==> flow/design.v (excerpt) <==
module CORDIC_tanInv_sqrt(
    output [15:0] X0,   
    output [15:0] Y0,   
    output [15:0] Z0,   
    input  [15:0] Xin,
    input  [15:0] Yin,
    input  [15:0] Zin,   
    input  clk
);
For scale: about 5800 cells after synthesis, roughly 820 flip-flops, about 97 I/O pins, about 52000 µm² of cells after synthesis.
Settings: LEC_CHECK=0, CAP_MARGIN=20, CORE_ASPECT_RATIO=0.69, CORE_MARGIN=4, CORE_UTILIZATION=71, CTS_CLUSTER_SIZE=34, GPL_ROUTABILITY_DRIVEN=0, MAX_ROUTING_LAYER=met5, SLEW_MARGIN=0, TNS_END_PERCENT=60; clock period 3.94 ns.
run.sh (not shown) runs the stock make flow with config.mk's settings and CLKGATE_MAP_FILE=.
The baseline went through all stages and came out clean.
Change:
CORE_ASPECT_RATIO = unset   (was 0.69)
CORE_MARGIN = 2   (was 4)
CORE_UTILIZATION = 40   (was 71)
CTS_CLUSTER_SIZE = 99   (was 34)
GPL_ROUTABILITY_DRIVEN = unset   (was 0)
MAX_ROUTING_LAYER = unset   (was met5)
SETUP_SLACK_MARGIN = 0.88   (was unset)
SLEW_MARGIN = 20   (was 0)
TNS_END_PERCENT = unset   (was 60)
clock period = 7.0 ns   (was 3.94 ns; I/O delays follow)
Result: The changed run finished clean. Sequential cell count does not change. Hold slack barely changes. Via count went down by 4.6%. Area after synthesis is unchanged. Die size rises by 71%. Non-clock buffer count is lower by 23. Register-to-register slack is better by 3.1 ns. Wire length is lower by 4.0%.
Change:
CORE_ASPECT_RATIO = 0.92   (was unset)
CTS_CLUSTER_DIAMETER = 219   (was unset)
CTS_CLUSTER_SIZE = 16   (was 99)
GPL_TIMING_DRIVEN = 0   (was unset)
MAX_ROUTING_LAYER = met4   (was unset)
SLEW_MARGIN = 25   (was 20)
clock period = 3.8 ns   (was 7.0 ns; I/O delays follow)
=>
- The changed run completed without violations
- area after synthesis stays the same
- first-iteration DRC count came out higher by 4.2%
- core utilization came out higher by 3.7 points
- wire length came out higher by 8.9%
- die area barely changes
- final cell count came out higher by 3.3%
- count of clock-buffer cells in the layout came out lower by 65
- hold slack improves by 0.0038 ns
Change:
CORE_ASPECT_RATIO = unset   (was 0.92)
CORE_UTILIZATION = 72   (was 40)
CTS_CLUSTER_DIAMETER = unset   (was 219)
CTS_CLUSTER_SIZE = unset   (was 16)
GPL_TIMING_DRIVEN = unset   (was 0)
MAX_ROUTING_LAYER = unset   (was met4)
SETUP_SLACK_MARGIN = unset   (was 0.88)
SLEW_MARGIN = 20   (was 25)
clock period = 3.74 ns   (was 3.8 ns; I/O delays follow)
What happened: Die size went down by well over a third; area after synthesis is unchanged; worst setup slack is worse by 0.48 ns; utilization went up by 31 points; via count is about the same.
Change:
ABC_AREA = 1   (was unset)
CAP_MARGIN = 0   (was 20)
CTS_CLUSTER_DIAMETER = 238   (was unset)
CTS_CLUSTER_SIZE = 100   (was unset)
PLACE_DENSITY = 0.4   (was unset)
TNS_END_PERCENT = 5   (was unset)
clock period = 2.06 ns   (was 3.74 ns; I/O delays follow)
Result: This time the run died in 5_1_grt; area after synthesis grows by roughly a tenth; die area is higher by roughly a tenth; synthesized cell count climbs by well over a third.
Change:
ABC_AREA = unset   (was 1)
CAP_MARGIN = 20   (was 0)
CORE_UTILIZATION = 45   (was 72)
CTS_CLUSTER_DIAMETER = unset   (was 238)
CTS_CLUSTER_SIZE = unset   (was 100)
PLACE_DENSITY = unset   (was 0.4)
TNS_END_PERCENT = unset   (was 5)
clock period = 3.71 ns   (was 2.06 ns; I/O delays follow)
=> The new run completed without violations. Synthesized area went down by about 12%. Synthesized cell count went down by about 30%. Die size went up by about 40%.

========
Starting RTL as in the previous note.
make LEC_CHECK=0 CAP_MARGIN=15 CELL_PAD_IN_SITES_GLOBAL_PLACEMENT=3 CORE_ASPECT_RATIO=1.65 CORE_MARGIN=2 CORE_UTILIZATION=45 CTS_CLUSTER_DIAMETER=361 GPL_ROUTABILITY_DRIVEN=1 MAX_ROUTING_LAYER=met4 PLACE_DENSITY_LB_ADDON=0.06 SLEW_MARGIN=15 finish   # period 3.14 ns
The baseline completed without violations.
Change:
==> flow/config.mk (replaced) <==
export PLATFORM = sky130hd
export DESIGN_NAME = CORDIC_tanInv_sqrt
export DESIGN_NICKNAME = CORDIC_tanInv_sqrt
export VERILOG_FILES = /design/flow/design.v
export SDC_FILE = /design/flow/constraint.sdc
export NUM_CORES = 4
export LEC_CHECK = 0
export CAP_MARGIN = 20
export CORE_MARGIN = 2
export CORE_UTILIZATION = 70
export SLEW_MARGIN = 20
==> flow/constraint.sdc (replaced) <==
create_clock -name core_clock -period 3.12 [get_ports {clk}]
set_input_delay 0.6240 -clock core_clock [delete_from_list [all_inputs] [get_ports {clk}]]
set_output_delay 0.6240 -clock core_clock [all_outputs]
set_load 0.01 [all_outputs]
The new run finished with timing, DRC and antenna clean.
Final cell count shrinks by 11%.
Synthesized cell count stays the same.
Die area falls by 35%.
Worst hold slack stays flat.
Routed wire length fell by 16%.
Via count came out lower by 1.0%.
Non-clock buffer count goes down by 312.
Change:
--- a/flow/config.mk
+++ b/flow/config.mk
@@ -6,6 +6,11 @@
 export NUM_CORES = 4
 export LEC_CHECK = 0
-export CAP_MARGIN = 20
+export CAP_MARGIN = 15
+export CORE_ASPECT_RATIO = 1.04
 export CORE_MARGIN = 2
 export CORE_UTILIZATION = 70
-export SLEW_MARGIN = 20
+export CTS_CLUSTER_DIAMETER = 361
+export GPL_ROUTABILITY_DRIVEN = 1
+export MAX_ROUTING_LAYER = met4
+export SETUP_SLACK_MARGIN = 0.85
+export SLEW_MARGIN = 10
==> flow/constraint.sdc (replaced) <==
create_clock -name core_clock -period 2.96 [get_ports {clk}]
set_input_delay 0.5920 -clock core_clock [delete_from_list [all_inputs] [get_ports {clk}]]
set_output_delay 0.5920 -clock core_clock [all_outputs]
set_load 0.01 [all_outputs]
=>
- Now the flow finished with negative setup slack left
- final area rises by roughly a tenth
- maximum frequency drops by a little under a tenth
- critical path depth fell by 2
- routed wire length came out higher by well over a third
- final cell count went up by a few percent
- worst setup slack is worse by 0.43 ns
- hold slack stays flat
Change:
--- a/flow/config.mk
+++ b/flow/config.mk
@@ -7,10 +7,9 @@
 export LEC_CHECK = 0
 export CAP_MARGIN = 15
-export CORE_ASPECT_RATIO = 1.04
+export CORE_ASPECT_RATIO = 1.65
 export CORE_MARGIN = 2
-export CORE_UTILIZATION = 70
+export CORE_UTILIZATION = 45
 export CTS_CLUSTER_DIAMETER = 361
 export GPL_ROUTABILITY_DRIVEN = 1
 export MAX_ROUTING_LAYER = met4
-export SETUP_SLACK_MARGIN = 0.85
 export SLEW_MARGIN = 10
==> flow/constraint.sdc (replaced) <==
create_clock -name core_clock -period 3.14 [get_ports {clk}]
set_input_delay 0.6280 -clock core_clock [delete_from_list [all_inputs] [get_ports {clk}]]
set_output_delay 0.6280 -clock core_clock [all_outputs]
set_load 0.01 [all_outputs]
Effect: With this change the flow finished with timing, DRC and antenna clean; cell area came out lower by a little under a tenth; synthesized cell count does not change; wire length came out lower by a quarter to a third; cell count came out higher by a few percent; die area came out higher by well over a third; worst setup slack improved by 0.47 ns; via count came out lower by about a fifth.
